Design AHB2CAN_top, start of the top module:
module AHB2CAN_top
(
	input logic HCLK, HRESETn, HWRITE, HSEL,
	input logic [31:0] HADDR, HWDATA,
	input logic [1:0] HTRANS,
	input logic [2:0] HBURST, HSIZE,
	output logic [31:0] HRDATA,
	output logic HRESP, HREADYOUT,
	input logic rx_data,
	output logic tx_data
);
For scale: ~2,800 cells after synthesis, ~750 flip-flops, ~0.031 mm^2 of cells after synthesis.
make LEC_CHECK=0 CAP_MARGIN=20 CELL_PAD_IN_SITES_DETAIL_PLACEMENT=2 CORE_MARGIN=2 CORE_UTILIZATION=33 GPL_ROUTABILITY_DRIVEN=0 MIN_ROUTING_LAYER=met2 SETUP_SLACK_MARGIN=2.09 SLEW_MARGIN=20 TNS_END_PERCENT=35 finish   # period 8.06 ns
run.sh (not shown) runs the stock make flow with config.mk's settings and CLKGATE_MAP_FILE=.
Then changed:
- CELL_PAD_IN_SITES_DETAIL_PLACEMENT: 2 -> unset
- CORE_UTILIZATION: 33 -> 72
- GPL_ROUTABILITY_DRIVEN: 0 -> unset
- MIN_ROUTING_LAYER: met2 -> unset
- SETUP_SLACK_MARGIN: 2.09 -> 0.46
- TNS_END_PERCENT: 35 -> unset
- clock period: 8.06 -> 1.72 ns (I/O delays scaled with it)
What happened: Now the flow ended with an error in 5_1_grt; die size shrinks by well over a third; synthesized area does not change; synthesized cell count does not change.

---

== v28 ==
AHB2CAN_top again, from the RTL that the note above started with.
Settings: LEC_CHECK=0, CAP_MARGIN=5, CELL_PAD_IN_SITES_DETAIL_PLACEMENT=0, CELL_PAD_IN_SITES_GLOBAL_PLACEMENT=0, CORE_MARGIN=2, CORE_UTILIZATION=72, CTS_CLUSTER_DIAMETER=348, CTS_CLUSTER_SIZE=15, MAX_ROUTING_LAYER=met4, PLACE_DENSITY_LB_ADDON=0.02, SETUP_SLACK_MARGIN=1.41, SLEW_MARGIN=20; clock period 4.94 ns.
Changes in v11 relative to v28:
# v28
export LEC_CHECK = 0
export CAP_MARGIN = 5
export CELL_PAD_IN_SITES_DETAIL_PLACEMENT = 0
export CELL_PAD_IN_SITES_GLOBAL_PLACEMENT = 0
export CORE_MARGIN = 2
export CORE_UTILIZATION = 72
export CTS_CLUSTER_DIAMETER = 348
export CTS_CLUSTER_SIZE = 15
export MAX_ROUTING_LAYER = met4
export PLACE_DENSITY_LB_ADDON = 0.02
export SETUP_SLACK_MARGIN = 1.41
export SLEW_MARGIN = 20
create_clock -name core_clock -period 4.94 [get_ports {HCLK}]
# v11
export LEC_CHECK = 0
export CAP_MARGIN = 20
export CELL_PAD_IN_SITES_DETAIL_PLACEMENT = 0
export CELL_PAD_IN_SITES_GLOBAL_PLACEMENT = 0
export CORE_MARGIN = 2
export CORE_UTILIZATION = 72
export CTS_CLUSTER_DIAMETER = 348
export CTS_CLUSTER_SIZE = 29
export MAX_ROUTING_LAYER = met4
export PLACE_DENSITY_LB_ADDON = 0.14
export SLEW_MARGIN = 20
create_clock -name core_clock -period 4.94 [get_ports {HCLK}]
## What came out
Summary — routed wire length, v11 relative to v28: lower, by about 12%.
Delta (v11 minus v28): setup slack on the worst flop-to-flop path lower, clock-pin slew of the registers on the worst-case setup and hold paths higher.
Input-level comparison between v45 and v11:
# v11
export LEC_CHECK = 0
export CAP_MARGIN = 20
export CELL_PAD_IN_SITES_DETAIL_PLACEMENT = 0
export CELL_PAD_IN_SITES_GLOBAL_PLACEMENT = 0
export CORE_MARGIN = 2
export CORE_UTILIZATION = 72
export CTS_CLUSTER_DIAMETER = 348
export CTS_CLUSTER_SIZE = 29
export MAX_ROUTING_LAYER = met4
export PLACE_DENSITY_LB_ADDON = 0.14
export SLEW_MARGIN = 20
create_clock -name core_clock -period 4.94 [get_ports {HCLK}]
# v45
export LEC_CHECK = 0
export CAP_MARGIN = 20
export CORE_MARGIN = 2
export CORE_UTILIZATION = 72
export CTS_CLUSTER_DIAMETER = 100
export CTS_CLUSTER_SIZE = 14
export PLACE_DENSITY_LB_ADDON = 0.29
export SETUP_SLACK_MARGIN = 0.69
export SLEW_MARGIN = 20
create_clock -name core_clock -period 4.94 [get_ports {HCLK}]
Findings:
- Higher portion of total power attributed to the clock network among v45 and v11: v45
- The number of stages on the worst setup path in v45 sits 1 above the value recorded for v11.
- Looking at buffers inserted during post-CTS setup optimization, v45 sits 16 above v11.
- Between v45 and v11, it is v45 whose slack of the critical path is lower, by 0.16 ns.
- Between v45 and v11, it is v45 whose combinational share of power is lower, by 0.3 points.
- Sort v45 and v11 by layout net count, descending, and v45 comes first.
- v45 -> stages 100% | layout checks FAIL | setup timing
- The global-route usage in v45 was higher than what v11 gave.
What v6 does differently from v45 at the input level:
# v45
export LEC_CHECK = 0
export CAP_MARGIN = 20
export CORE_MARGIN = 2
export CORE_UTILIZATION = 72
export CTS_CLUSTER_DIAMETER = 100
export CTS_CLUSTER_SIZE = 14
export PLACE_DENSITY_LB_ADDON = 0.29
export SETUP_SLACK_MARGIN = 0.69
export SLEW_MARGIN = 20
create_clock -name core_clock -period 4.94 [get_ports {HCLK}]
# v6
export LEC_CHECK = 0
export CAP_MARGIN = 20
export CORE_MARGIN = 2
export CORE_UTILIZATION = 72
export CTS_CLUSTER_DIAMETER = 100
export CTS_CLUSTER_SIZE = 14
export HOLD_SLACK_MARGIN = -0.08
export PLACE_DENSITY = 0.39
export SETUP_SLACK_MARGIN = 0.69
export SLEW_MARGIN = 20
create_clock -name core_clock -period 4.94 [get_ports {HCLK}]
- v6 completed every stage of the flow, and the final layout passed the timing, DRC and antenna checks.
- Per the comparison of v6 with v45, post-route setup TNS picked up an extra 0.11 ns, count of vias placed by the detailed router fell 818.
- v6 vs v45 — latest clock arrival within the worst-skew pair dropped 0.03 ns.
- Global-route wire length before repair: v6 < v45
- The setup slack number comes out lower for v45 vs v6.
- Utilization (higher): v6
- v6 against v45: sum of internal, switching and leakage power did not really move, cell area after layout went up, delay of the slowest critical-path stage did not really move, final-stage net count did not really move.
- Of v6 and v45, it is v6 that has the higher total half-perimeter wirelength after legalization and detailed placement.
--- input diff v6..v24 ---
# v6
export LEC_CHECK = 0
export CAP_MARGIN = 20
export CORE_MARGIN = 2
export CORE_UTILIZATION = 72
export CTS_CLUSTER_DIAMETER = 100
export CTS_CLUSTER_SIZE = 14
export HOLD_SLACK_MARGIN = -0.08
export PLACE_DENSITY = 0.39
export SETUP_SLACK_MARGIN = 0.69
export SLEW_MARGIN = 20
create_clock -name core_clock -period 4.94 [get_ports {HCLK}]
# v24
export LEC_CHECK = 0
export CAP_MARGIN = 5
export CELL_PAD_IN_SITES_DETAIL_PLACEMENT = 0
export CELL_PAD_IN_SITES_GLOBAL_PLACEMENT = 0
export CORE_MARGIN = 2
export CORE_UTILIZATION = 72
export CTS_CLUSTER_DIAMETER = 38
export CTS_CLUSTER_SIZE = 86
export MAX_ROUTING_LAYER = met4
export PLACE_DENSITY = 0.37
export SETUP_SLACK_MARGIN = 1.41
export SLEW_MARGIN = 20
create_clock -name core_clock -period 4.94 [get_ports {HCLK}]
Design area (lower): v6
Compared with v6, v24 is hungrier on power.
v24 has maximum cell stage delay along the critical path above what v6 had.
[compare] base=v6 new=v24: global routing met3 resource utilization has increased; area growth from synthesis to layout moved up.
What v50 does differently from v24 at the input level:
# v24
export LEC_CHECK = 0
export CAP_MARGIN = 5
export CELL_PAD_IN_SITES_DETAIL_PLACEMENT = 0
export CELL_PAD_IN_SITES_GLOBAL_PLACEMENT = 0
export CORE_MARGIN = 2
export CORE_UTILIZATION = 72
export CTS_CLUSTER_DIAMETER = 38
export CTS_CLUSTER_SIZE = 86
export MAX_ROUTING_LAYER = met4
export PLACE_DENSITY = 0.37
export SETUP_SLACK_MARGIN = 1.41
export SLEW_MARGIN = 20
create_clock -name core_clock -period 4.94 [get_ports {HCLK}]
# v50
export LEC_CHECK = 0
export CAP_MARGIN = 20
export CELL_PAD_IN_SITES_DETAIL_PLACEMENT = 0
export CELL_PAD_IN_SITES_GLOBAL_PLACEMENT = 0
export CORE_MARGIN = 2
export CORE_UTILIZATION = 72
export CTS_CLUSTER_SIZE = 29
export MAX_ROUTING_LAYER = met4
export PLACE_DENSITY_LB_ADDON = 0.28
export SLEW_MARGIN = 20
create_clock -name core_clock -period 5.21 [get_ports {HCLK}]
[summary]
Sequential cell area share: lower on v24. Diff v50..v24 | residual antenna-violating net count after detailed routing | unchanged. For v24 and v50, there was not a single run that failed to finish clean. Of v24 and v50, v24 shows the higher area overhead of the layout relative to synthesis, with v50 below it. Compared with v24, v50 shows total length of routed met2 wires lower by 18%. v50 vs v24: depth of the worst register-to-register path down in v50. Row number of standard cells in the layout, taps in and fillers out: v50 lower / v24 higher. Relative to v24, final worst slack increased by 0.031 ns in v50. Summary of the comparison: non-clock buffer total of the final layout is lower in v50, relative to v24. v50 vs. v24: placed cell area dropped 220 um^2; global-route total usage across every layer dropped 6.6 points; final routed wirelength across all metal layers dropped 25000 um.

---

run A:
Starting RTL as in the previous note.
// AHB2CAN_top
module AHB2CAN_top
(
	input logic HCLK, HRESETn, HWRITE, HSEL,
	input logic [31:0] HADDR, HWDATA,
	input logic [1:0] HTRANS,
	input logic [2:0] HBURST, HSIZE,
	output logic [31:0] HRDATA,
	output logic HRESP, HREADYOUT,
	input logic rx_data,
	output logic tx_data
);
reg [31:0] sensor_data;
reg [15:0] address, command_data;
reg slave_wait, renable, wenable;
reg [2:0] data_size, burst_size;
reg sensor_fifo_full, sensor_fifo_empty, sensor_read, sensor_write, command_fifo_full, command_fifo_empty, command_read, command_write;
reg [31:0] command_rdata, sensor_rdata, command_wdata, sensor_wdata;
reg read_fifo, write_fifo;
reg [31:0] CAN_rx_data, CAN_tx_data;
AHB_Slave AHBS (.HCLK(HCLK), 
		.HRESETn(HRESETn), 
		.HWRITE(HWRITE),
		.HSEL(HSEL),
		.HADDR(HADDR),
		.HWDATA(HWDATA),
		.HTRANS(HTRANS),
		.HBURST(HBURST),
		.HSIZE(HSIZE),
		.HRDATA(HRDATA),
		.HRESP(HRESP),
		.HREADYOUT(HREADYOUT),
		.sensor_data(sensor_data),
		.address(address),
		.command_data(command_data),
		.slave_wait(slave_wait),
		.renable(renable),
		.wenable(wenable),
		.data_size(data_size),
		.burst_size(burst_size)
);
Control_Unit CU(.clk(HCLK),
		.n_rst(HRESETn),
		.command_data(command_data),
		.address(address),
  ...
Settings: LEC_CHECK=0, ABC_AREA=1, CAP_MARGIN=20, CELL_PAD_IN_SITES_DETAIL_PLACEMENT=2, CELL_PAD_IN_SITES_GLOBAL_PLACEMENT=0, CORE_ASPECT_RATIO=1.3, CORE_MARGIN=3, CORE_UTILIZATION=66, CTS_CLUSTER_SIZE=71, HOLD_SLACK_MARGIN=0.18, MAX_ROUTING_LAYER=met4, MIN_ROUTING_LAYER=met2, PLACE_DENSITY_LB_ADDON=0.14, SLEW_MARGIN=20; clock period 7.18 ns.
No final results exist for run A, since it was stopped by error DPL-0033 during detailed placement (3_5_place_dp).
Input-level comparison between run B and run A:
# run A
export LEC_CHECK = 0
export ABC_AREA = 1
export CAP_MARGIN = 20
export CELL_PAD_IN_SITES_DETAIL_PLACEMENT = 2
export CELL_PAD_IN_SITES_GLOBAL_PLACEMENT = 0
export CORE_ASPECT_RATIO = 1.3
export CORE_MARGIN = 3
export CORE_UTILIZATION = 66
export CTS_CLUSTER_SIZE = 71
export HOLD_SLACK_MARGIN = 0.18
export MAX_ROUTING_LAYER = met4
export MIN_ROUTING_LAYER = met2
export PLACE_DENSITY_LB_ADDON = 0.14
export SLEW_MARGIN = 20
create_clock -name core_clock -period 7.18 [get_ports {HCLK}]
# run B
export LEC_CHECK = 0
export CAP_MARGIN = 20
export CORE_MARGIN = 2
export CORE_UTILIZATION = 10
export SLEW_MARGIN = 20
create_clock -name core_clock -period 15.3 [get_ports {HCLK}]
Run B: flow completed, timing, DRC and antenna clean
Re portion of the post-synthesis area used by sequential elements: run A was lower than run B.
Diff run A -> run B: full die area rose by 370%, synthesized area down 11000 µm², mux share of post-synthesis cell area went up 12 points, yosys cell count saw a decrease.
The fraction of synthesized cell area in xor and xnor cells in run B sits 0.29 points above the value recorded for run A.
Run B against run A; synthesized cell count is down by more than half.
The following lists how run C was set up differently from run B:
# run B
export LEC_CHECK = 0
export CAP_MARGIN = 20
export CORE_MARGIN = 2
export CORE_UTILIZATION = 10
export SLEW_MARGIN = 20
create_clock -name core_clock -period 15.3 [get_ports {HCLK}]
# run C
export LEC_CHECK = 0
export CAP_MARGIN = 20
export CORE_MARGIN = 2
export CORE_UTILIZATION = 61
export SLEW_MARGIN = 20
create_clock -name core_clock -period 4.95 [get_ports {HCLK}]
Results
Run C reached the final stage; the timing, DRC and antenna checks on its layout passed.
Sort run B and run C by met3 routed wirelength desc -> top: run B
Going from run B to run C, flip-flop count was more or less identical, power after layout higher, final area now smaller, number of clock buffers in the layout shows an increase of about 37%, met3 usage now larger.
Diff run C..run B | via count | negligible
Going from run B to run C, routed wire length shrank by a few percent.
Clock network contribution to total cell area, run B and run C: lower on run B
## Diff of input files: run D against run C
# run C
export LEC_CHECK = 0
export CAP_MARGIN = 20
export CORE_MARGIN = 2
export CORE_UTILIZATION = 61
export SLEW_MARGIN = 20
create_clock -name core_clock -period 4.95 [get_ports {HCLK}]
# run D
export LEC_CHECK = 0
export CAP_MARGIN = 20
export CORE_MARGIN = 2
export CORE_UTILIZATION = 66
export SLEW_MARGIN = 20
create_clock -name core_clock -period 3.19 [get_ports {HCLK}]
==> comparison <==
Run D finished every stage; the final checks, however, were not passed, the failures being negative setup slack. Delta (run D minus run C): post-place instance area climbed 790 µm², count of clock-buffer cells in the layout dropped 7.9%. [compare] base=run C new=run D: global-route wire length before repair shows an increase of 2.1%; portion of the layout cell area used by non-clock buffers shows an increase of 4.6 points; post-layout instance area shows an increase of about 5%; unique cell type count in the Yosys netlist shows no meaningful change. Lower global-route usage among run C and run D: run C.
[inputs] run E vs run D
# run D
export LEC_CHECK = 0
export CAP_MARGIN = 20
export CORE_MARGIN = 2
export CORE_UTILIZATION = 66
export SLEW_MARGIN = 20
create_clock -name core_clock -period 3.19 [get_ports {HCLK}]
# run E
export LEC_CHECK = 0
export CAP_MARGIN = 20
export CORE_MARGIN = 2
export CORE_UTILIZATION = 66
export CTS_CLUSTER_SIZE = 39
export SLEW_MARGIN = 20
create_clock -name core_clock -period 6.53 [get_ports {HCLK}]
Run E finished every step from synthesis to the final layout, and the layout passed the timing, DRC and antenna checks.
Number of cells upsized or downsized after cts, run D and run E: higher on run D
Area of the core came out exactly the same in run D and run E.
In run E, the routed wire length came out about 8% below the value in run D.
Met2 layer usage reported by global route: run E < run D
Power figures rest on the tool's default switching activity, not on a simulated workload.
